==> inputs of run C <==
// Wienerfilter
module Wienerfilter#(
    parameter WIDTH    = 16,
    parameter COL_NUM  = 128, 
    parameter ROW_NUM  = 2,
    localparam ADDR_DEP  =  COL_NUM * ROW_NUM,
    localparam ADDR_WID  =  $clog2(ADDR_DEP) + 'd1,
    localparam Serial_COL  =  $clog2(COL_NUM) + 'd1,
    localparam Serial_ROW  =  $clog2(ROW_NUM) + 'd1
)
(
input clk,
input rst,
input start,
input [ADDR_WID-1:0]wr_addr,
input ram_wr_en,
input [WIDTH-1:0]ram_data_in,
input  wire[7:0]rd_wiener,
input [1:0]rd_bank,
input      rd_para,
input [Serial_COL-1:0]wr_data_addr,
input ram_wr_data_en,
input [WIDTH-1:0]ram_data_wr_in,
output [WIDTH*2-1:0]DSP_ADD_DATA_o,
output reg[WIDTH*4-1:0]Wiener_data,
output reg Wiener_data_v,
output finish_cal_o,
output wire [WIDTH/2-1:0]ram_data_out_o,
output data_wr_v_o
) ;
localparam INIT      = 0,
           START     = 1, 
           READ_DATA = 2,
           WAIT_READ = 3,
           MULT_CAL  = 4,
           WAIT_CAL  = 5,
           ADD_CAL   = 6,
           DET       = 7, 
           FINISH    = 8;
reg [6:0]STATE;
reg [Serial_COL - 1:0 ]COL_cnt;
reg [Serial_ROW - 1:0 ]ROW_cnt;
reg [ADDR_WID-1:0]rd_ad_para;
reg [ADDR_WID-1:0]rd_addr;
always@(*) begin 
  rd_ad_para = rd_para? {rd_bank,rd_wiener[5:0]}:rd_addr;
end
wire [WIDTH/2-1:0]ram_data_out;
assign ram_data_out_o=ram_data_out;
wire [WIDTH-1:0]ram_data_data_out;
pmi_ram_dp
#(
  .pmi_wr_addr_depth    (ADDR_DEP ),  
  .pmi_wr_addr_width    (ADDR_WID ),  
  .pmi_wr_data_width    (WIDTH/2 ),  
  .pmi_rd_addr_depth    (ADDR_DEP ),  
  .pmi_rd_addr_width    (ADDR_WID ),  
  .pmi_rd_data_width    (WIDTH/2 ),  
  .pmi_regmode          ( "reg" ),  
  .pmi_resetmode        ("async" ),  
  .pmi_family           ("common" )   
) pmi_ram_dp_inst (
  .Data      (ram_data_in ),   
  .WrAddress (wr_addr ),   
  .RdAddress (rd_ad_para), 
  .WrClock   (clk   ),   
  .RdClock   (clk   ),   
  .WrClockEn (1 ),   
  .RdClockEn (1 ),   
  .WE        (ram_wr_en), 
  .Reset     (rst),   
  .Q         (ram_data_out )    
);
Settings: LEC_CHECK=0, CAP_MARGIN=0, CELL_PAD_IN_SITES_GLOBAL_PLACEMENT=0, CORE_MARGIN=2, CORE_UTILIZATION=72, CTS_CLUSTER_SIZE=25, GPL_ROUTABILITY_DRIVEN=0, HOLD_SLACK_MARGIN=-0.01, PLACE_DENSITY=0.43, SETUP_SLACK_MARGIN=1.06, SLEW_MARGIN=20, TNS_END_PERCENT=50; clock period 3.72 ns.
run.sh (not shown) runs the stock make flow with config.mk's settings and CLKGATE_MAP_FILE=.
==> run X (differences from run C) <==
ABC_AREA = 1   (was not set)
CELL_PAD_IN_SITES_GLOBAL_PLACEMENT = not set   (was 0)
CORE_ASPECT_RATIO = 1.67   (was not set)
CORE_UTILIZATION = 56   (was 72)
CTS_CLUSTER_SIZE = not set   (was 25)
GPL_ROUTABILITY_DRIVEN = not set   (was 0)
HOLD_SLACK_MARGIN = not set   (was -0.01)
PLACE_DENSITY = not set   (was 0.43)
PLACE_DENSITY_LB_ADDON = 0.2   (was not set)
SETUP_SLACK_MARGIN = not set   (was 1.06)
SLEW_MARGIN = 0   (was 20)
TNS_END_PERCENT = not set   (was 50)
==> run Z (differences from run C) <==
CAP_MARGIN = 25   (was 0)
CTS_CLUSTER_SIZE = 55   (was 25)
PLACE_DENSITY = not set   (was 0.43)
PLACE_DENSITY_LB_ADDON = 0.0   (was not set)
SETUP_SLACK_MARGIN = 0.73   (was 1.06)
==> flow/constraint.sdc (replaced) <==
create_clock -name core_clock -period 2.9 [get_ports {clk}]
set_input_delay 0.5800 -clock core_clock [delete_from_list [all_inputs] [get_ports {clk}]]
set_output_delay 0.5800 -clock core_clock [all_outputs]
set_load 0.01 [all_outputs]
==> notes <==
Run C produced a layout that fails on negative setup slack. Run Z stopped in clock tree synthesis (4_1_cts). Run X completed, yet does not pass: negative setup slack. Global-route usage: run X is lower than run C (17 points). Clock skew: run C is lower than run X (0.016 ns). Of run X and run C, run X has the higher design area (gap 1.0%, measured against run C). In run X the register-to-register slack is higher than in run C, by 0.45 ns.

==> run P: inputs <==
==> flow/design.v <==
module pmi_ram_dp #(
  parameter pmi_wr_addr_depth = 256,
  parameter pmi_wr_addr_width = 8,
  parameter pmi_wr_data_width = 8,
  parameter pmi_rd_addr_depth = 256,
  parameter pmi_rd_addr_width = 8,
  parameter pmi_rd_data_width = 8,
  parameter pmi_regmode       = "reg",
  parameter pmi_resetmode     = "async",
  parameter pmi_family        = "common"
) (
  input  [pmi_wr_data_width-1:0] Data,
  input  [pmi_wr_addr_width-1:0] WrAddress,
  input  [pmi_rd_addr_width-1:0] RdAddress,
  input                          WrClock,
  input                          RdClock,
  input                          WrClockEn,
  input                          RdClockEn,
  input                          WE,
  input                          Reset,
  output reg [pmi_rd_data_width-1:0] Q
);
  localparam AW = $clog2(pmi_wr_addr_depth);
  reg [pmi_wr_data_width-1:0] mem [0:pmi_wr_addr_depth-1];
  reg [AW-1:0] rd_addr_q;
  always @(posedge WrClock)
    if (WrClockEn && WE)
      mem[WrAddress[AW-1:0]] <= Data;
  always @(posedge RdClock or posedge Reset)
    if (Reset) begin
      rd_addr_q <= 'd0;
      Q         <= 'd0;
    end else if (RdClockEn) begin
      rd_addr_q <= RdAddress[AW-1:0];
      Q         <= mem[rd_addr_q];
    end
endmodule
module pmi_mult #(
  parameter pmi_dataa_width         = 16,
  parameter pmi_datab_width         = 16,
  parameter pmi_sign                = "on",
  parameter pmi_additional_pipeline = 1,
  parameter pmi_input_reg           = "on",
  parameter pmi_output_reg          = "on",
  parameter pmi_family              = "common",
  parameter pmi_implementation      = "DSP"
) (
  input  [pmi_dataa_width-1:0] DataA,
  input  [pmi_datab_width-1:0] DataB,
  input                        Clock,
  input                        ClkEn,
  input                        Aclr,
  output reg [pmi_dataa_width+pmi_datab_width-1:0] Result
);
  reg [pmi_dataa_width-1:0] a_q;
  reg [pmi_datab_width-1:0] b_q;
  reg [pmi_dataa_width+pmi_datab_width-1:0] p_q;
  reg [pmi_dataa_width+pmi_datab_width-1:0] p_q2;
  always @(posedge Clock or posedge Aclr)
    if (Aclr) begin
      a_q    <= 'd0;
      b_q    <= 'd0;
      p_q    <= 'd0;
      p_q2   <= 'd0;
      Result <= 'd0;
    end else if (ClkEn) begin
      a_q    <= DataA;
      b_q    <= DataB;
      p_q    <= $signed(a_q) * $signed(b_q);
      p_q2   <= p_q;
      Result <= p_q2;
    end
endmodule
`timescale 1ns / 1ps
module Wienerfilter#(
    parameter WIDTH    = 16,
    parameter COL_NUM  = 128, 
    parameter ROW_NUM  = 2,
    localparam ADDR_DEP  =  COL_NUM * ROW_NUM,
    localparam ADDR_WID  =  $clog2(ADDR_DEP) + 'd1,
    localparam Serial_COL  =  $clog2(COL_NUM) + 'd1,
    localparam Serial_ROW  =  $clog2(ROW_NUM) + 'd1
)
(
input clk,
input rst,
input start,
input [ADDR_WID-1:0]wr_addr,
input ram_wr_en,
input [WIDTH-1:0]ram_data_in,
input  wire[7:0]rd_wiener,
input [1:0]rd_bank,
input      rd_para,
input [Serial_COL-1:0]wr_data_addr,
input ram_wr_data_en,
input [WIDTH-1:0]ram_data_wr_in,
output [WIDTH*2-1:0]DSP_ADD_DATA_o,
output reg[WIDTH*4-1:0]Wiener_data,
output reg Wiener_data_v,
output finish_cal_o,
output wire [WIDTH/2-1:0]ram_data_out_o,
output data_wr_v_o
) ;
localparam INIT      = 0,
           START     = 1, 
           READ_DATA = 2,
           WAIT_READ = 3,
           MULT_CAL  = 4,
           WAIT_CAL  = 5,
           ADD_CAL   = 6,
           DET       = 7, 
           FINISH    = 8;
reg [6:0]STATE;
reg [Serial_COL - 1:0 ]COL_cnt;
reg [Serial_ROW - 1:0 ]ROW_cnt;
reg [ADDR_WID-1:0]rd_ad_para;
reg [ADDR_WID-1:0]rd_addr;
always@(*) begin 
  rd_ad_para = rd_para? {rd_bank,rd_wiener[5:0]}:rd_addr;
end
wire [WIDTH/2-1:0]ram_data_out;
assign ram_data_out_o=ram_data_out;
wire [WIDTH-1:0]ram_data_data_out;
pmi_ram_dp
#(
  .pmi_wr_addr_depth    (ADDR_DEP ),  
  .pmi_wr_addr_width    (ADDR_WID ),  
  .pmi_wr_data_width    (WIDTH/2 ),  
  .pmi_rd_addr_depth    (ADDR_DEP ),  
  .pmi_rd_addr_width    (ADDR_WID ),  
  .pmi_rd_data_width    (WIDTH/2 ),  
  .pmi_regmode          ( "reg" ),  
  .pmi_resetmode        ("async" ),  
  .pmi_family           ("common" )   
) pmi_ram_dp_inst (
  .Data      (ram_data_in ),   
  .WrAddress (wr_addr ),   
  .RdAddress (rd_ad_para), 
  .WrClock   (clk   ),   
  .RdClock   (clk   ),   
  .WrClockEn (1 ),   
  .RdClockEn (1 ),   
  .WE        (ram_wr_en), 
  .Reset     (rst),   
  .Q         (ram_data_out )    
);
pmi_ram_dp
#(
  .pmi_wr_addr_depth    (COL_NUM ),  
  .pmi_wr_addr_width    (Serial_COL ),  
  .pmi_wr_data_width    (WIDTH ),  
  .pmi_rd_addr_depth    (COL_NUM ),  
  .pmi_rd_addr_width    (Serial_COL ),  
  .pmi_rd_data_width    (WIDTH ),  
  .pmi_regmode          ( "reg" ),  
  .pmi_resetmode        ("async" ),  
  .pmi_family           ("common" )   
) pmi_ram_dp_inst_data (
  .Data      (ram_data_wr_in ),   
  .WrAddress (wr_data_addr ),   
  .RdAddress (COL_cnt ),   
  .WrClock   (clk   ),   
  .RdClock   (clk   ),   
  .WrClockEn (1 ),   
  .RdClockEn (1 ),   
  .WE        (ram_wr_data_en), 
  .Reset     (rst),   
  .Q         (ram_data_data_out )    
);
reg finish_cal;
reg [WIDTH*2-1:0]DSP_ADD_DATA;
wire [WIDTH*2-1:0]result;
reg start_mult,start_mult_d,start_mult_dd;
reg data_wr_v;
always@(posedge clk or posedge rst) begin 
 if(rst) begin 
    STATE <= INIT;
    ROW_cnt <= 'd0;
    COL_cnt <= 'd0;
    start_mult <= 'd0;
    finish_cal <= 'd0;
    DSP_ADD_DATA <= 'd0;
    data_wr_v <='d0;
 end
 else begin 
   case(STATE) 
   INIT      :begin
    ROW_cnt <= 'd0;
    COL_cnt <= 'd0;  
    start_mult <= 'd0;
    finish_cal <= 'd0;
    DSP_ADD_DATA <= 'd0;
    data_wr_v <='d0;
    if(start) begin
        STATE <= START;
     end
    else      begin
        STATE <= INIT;
     end
        end
   START     :begin  
       STATE <= READ_DATA;
       start_mult <= 'd0;
       DSP_ADD_DATA <= DSP_ADD_DATA;
       data_wr_v <='d0;
        end
   READ_DATA :begin  
       STATE <= WAIT_READ;
       start_mult <= 'd0;
        end
   WAIT_READ :begin  
       STATE <= MULT_CAL;  
       start_mult <= 'd1;
        end
   MULT_CAL  :begin  
    STATE <= WAIT_CAL;  
    start_mult <= 'd0;
        end
   WAIT_CAL  :begin  
      if(start_mult_dd) begin STATE <= ADD_CAL;  end
      else begin STATE <= WAIT_CAL;  end
        end
   ADD_CAL :begin 
     if(COL_cnt <  COL_NUM - 'd1) begin
        COL_cnt <= COL_cnt + 'd1;
        STATE   <= START;
        data_wr_v <='d0;
        DSP_ADD_DATA <= DSP_ADD_DATA + result;
      end
     else begin
        COL_cnt <= 0;
        STATE   <= DET;
        data_wr_v <='d1;
        DSP_ADD_DATA <= DSP_ADD_DATA+ result;
      end 
   end    
   DET       :begin  
     DSP_ADD_DATA <= 'd0;
     data_wr_v <='d0;
     if(ROW_cnt <  ROW_NUM - 'd1) begin
        ROW_cnt <= ROW_cnt + 'd1;
        STATE   <= START;
        finish_cal <= 'd0;
      end
     else begin 
        ROW_cnt <= 'd0;
        STATE   <= FINISH;
        finish_cal <= 'd1;
     end
        end
   FINISH    :begin  
    data_wr_v <='d0;
    DSP_ADD_DATA <= 'd0;
    finish_cal <= 'd0;
    STATE   <= INIT;
        end
   endcase
 end
end
assign finish_cal_o = finish_cal;
assign DSP_ADD_DATA_o = DSP_ADD_DATA;
always@(posedge clk or posedge rst) begin 
    if(rst) begin 
        start_mult_d<= 'd0;
        start_mult_dd<= 'd0;
    end
    else begin 
        start_mult_d <= start_mult;
        start_mult_dd<= start_mult_d;
    end
   end
   always@(*) begin 
case(ROW_cnt) 
  'd0: rd_addr =  COL_cnt  ;
  'd1: rd_addr =  COL_NUM + COL_cnt ;
  'd2: rd_addr = {COL_NUM,1'd0 } + COL_cnt ;
  'd3: rd_addr = {COL_NUM,1'd0 } + COL_cnt + COL_NUM ;
endcase
   end
wire [WIDTH-1:0]data_in0,data_in1;
assign data_in0 = {{8{ram_data_out[WIDTH/2-1]}},ram_data_out};
 assign data_in1 = ram_data_data_out;
   pmi_mult
   #(
     .pmi_dataa_width         (WIDTH),  
     .pmi_datab_width         (WIDTH ),  
     .pmi_sign                ("on" ),  
     .pmi_additional_pipeline (1 ),  
     .pmi_input_reg           ( "on" ),  
     .pmi_output_reg          ( "on" ),  
     .pmi_family              ("common"  ),  
     .pmi_implementation      ("DSP" )   
   ) pmi_mult_dsp (
     .DataA  (data_in0 ),   
     .DataB  (data_in1 ),   
     .Clock  (clk ),   
     .ClkEn  (1 ),   
     .Aclr   (rst ),   
     .Result (result )    
   );
assign data_wr_v_o = data_wr_v;
always@(posedge clk or posedge rst)
 begin 
   if(rst) begin 
    Wiener_data  <='d0;
    Wiener_data_v<='d0;
   end
   else begin
case(ROW_cnt)
 'd0:begin if(data_wr_v) begin Wiener_data[WIDTH*1-1:WIDTH*0] <= DSP_ADD_DATA[15:0];  Wiener_data_v<='d0; end else begin Wiener_data <= Wiener_data; Wiener_data_v<='d0; end end
 'd1:begin if(data_wr_v) begin Wiener_data[WIDTH*2-1:WIDTH*1] <= DSP_ADD_DATA[15:0];  Wiener_data_v<='d0; end else begin Wiener_data <= Wiener_data; Wiener_data_v<='d0; end end
 'd2:begin if(data_wr_v) begin Wiener_data[WIDTH*3-1:WIDTH*2] <= DSP_ADD_DATA[23:8];  Wiener_data_v<='d0; end else begin Wiener_data <= Wiener_data; Wiener_data_v<='d0; end end
 'd3:begin if(data_wr_v) begin Wiener_data[WIDTH*4-1:WIDTH*3] <= DSP_ADD_DATA[23:8];  Wiener_data_v<='d1; end else begin Wiener_data <= Wiener_data; Wiener_data_v<='d0; end end
endcase 
    end
 end
endmodule
==> flow/run.sh <==
#!/bin/bash
# the make line also repeats each setting of config.mk as NAME=value (left out here)
make -C /OpenROAD-flow-scripts/flow DESIGN_CONFIG=/design/flow/config.mk WORK_HOME=/design/flow/orfs CLKGATE_MAP_FILE= finish
==> flow/config.mk <==
export PLATFORM = sky130hd
export DESIGN_NAME = Wienerfilter
export DESIGN_NICKNAME = Wienerfilter
export VERILOG_FILES = /design/flow/design.v
export SDC_FILE = /design/flow/constraint.sdc
export NUM_CORES = 4
export LEC_CHECK = 0
export CAP_MARGIN = 10
export CORE_MARGIN = 2
export CORE_UTILIZATION = 72
export CTS_CLUSTER_DIAMETER = 388
export CTS_CLUSTER_SIZE = 14
export SETUP_SLACK_MARGIN = -0.27
export SLEW_MARGIN = 20
==> flow/constraint.sdc <==
create_clock -name core_clock -period 2.9 [get_ports {clk}]
set_input_delay 0.5800 -clock core_clock [delete_from_list [all_inputs] [get_ports {clk}]]
set_output_delay 0.5800 -clock core_clock [all_outputs]
set_load 0.01 [all_outputs]
==> run G (differences from run P) <==
- CAP_MARGIN: 10 -> 20
- CORE_UTILIZATION: 72 -> 45
- CTS_CLUSTER_DIAMETER: 388 -> default
- CTS_CLUSTER_SIZE: 14 -> default
- SETUP_SLACK_MARGIN: -0.27 -> default
==> flow/constraint.sdc (replaced) <==
create_clock -name core_clock -period 5.22 [get_ports {clk}]
set_input_delay 1.0440 -clock core_clock [delete_from_list [all_inputs] [get_ports {clk}]]
set_output_delay 1.0440 -clock core_clock [all_outputs]
set_load 0.01 [all_outputs]
==> run K (differences from run P) <==
- CAP_MARGIN: 10 -> 0
- CELL_PAD_IN_SITES_DETAIL_PLACEMENT: default -> 2
- CORE_ASPECT_RATIO: default -> 1.48
- CORE_MARGIN: 2 -> 10
- CORE_UTILIZATION: 72 -> 45
- CTS_CLUSTER_DIAMETER: 388 -> default
- CTS_CLUSTER_SIZE: 14 -> 86
- GPL_ROUTABILITY_DRIVEN: default -> 1
- GPL_TIMING_DRIVEN: default -> 1
- MAX_ROUTING_LAYER: default -> met4
- SLEW_MARGIN: 20 -> 35
==> flow/constraint.sdc (replaced) <==
create_clock -name core_clock -period 8.66 [get_ports {clk}]
set_input_delay 1.7320 -clock core_clock [delete_from_list [all_inputs] [get_ports {clk}]]
set_output_delay 1.7320 -clock core_clock [all_outputs]
set_load 0.01 [all_outputs]
==> comparison <==
Combinational power: run P > run G > run K. Run P completed, yet does not pass: negative setup slack. Run K ran to the end with no violations. Run G went through all stages and came out clean. Core utilization: run K < run G < run P. In synthesized cell count, run P and run G do not differ. Critical path depth is the same in run P and run G. In run G the routed wire length is lower than in run K, by 28%. The lowest register-to-register slack belongs to run P, the highest to run K.
Power is estimated from default activity; no workload was simulated.
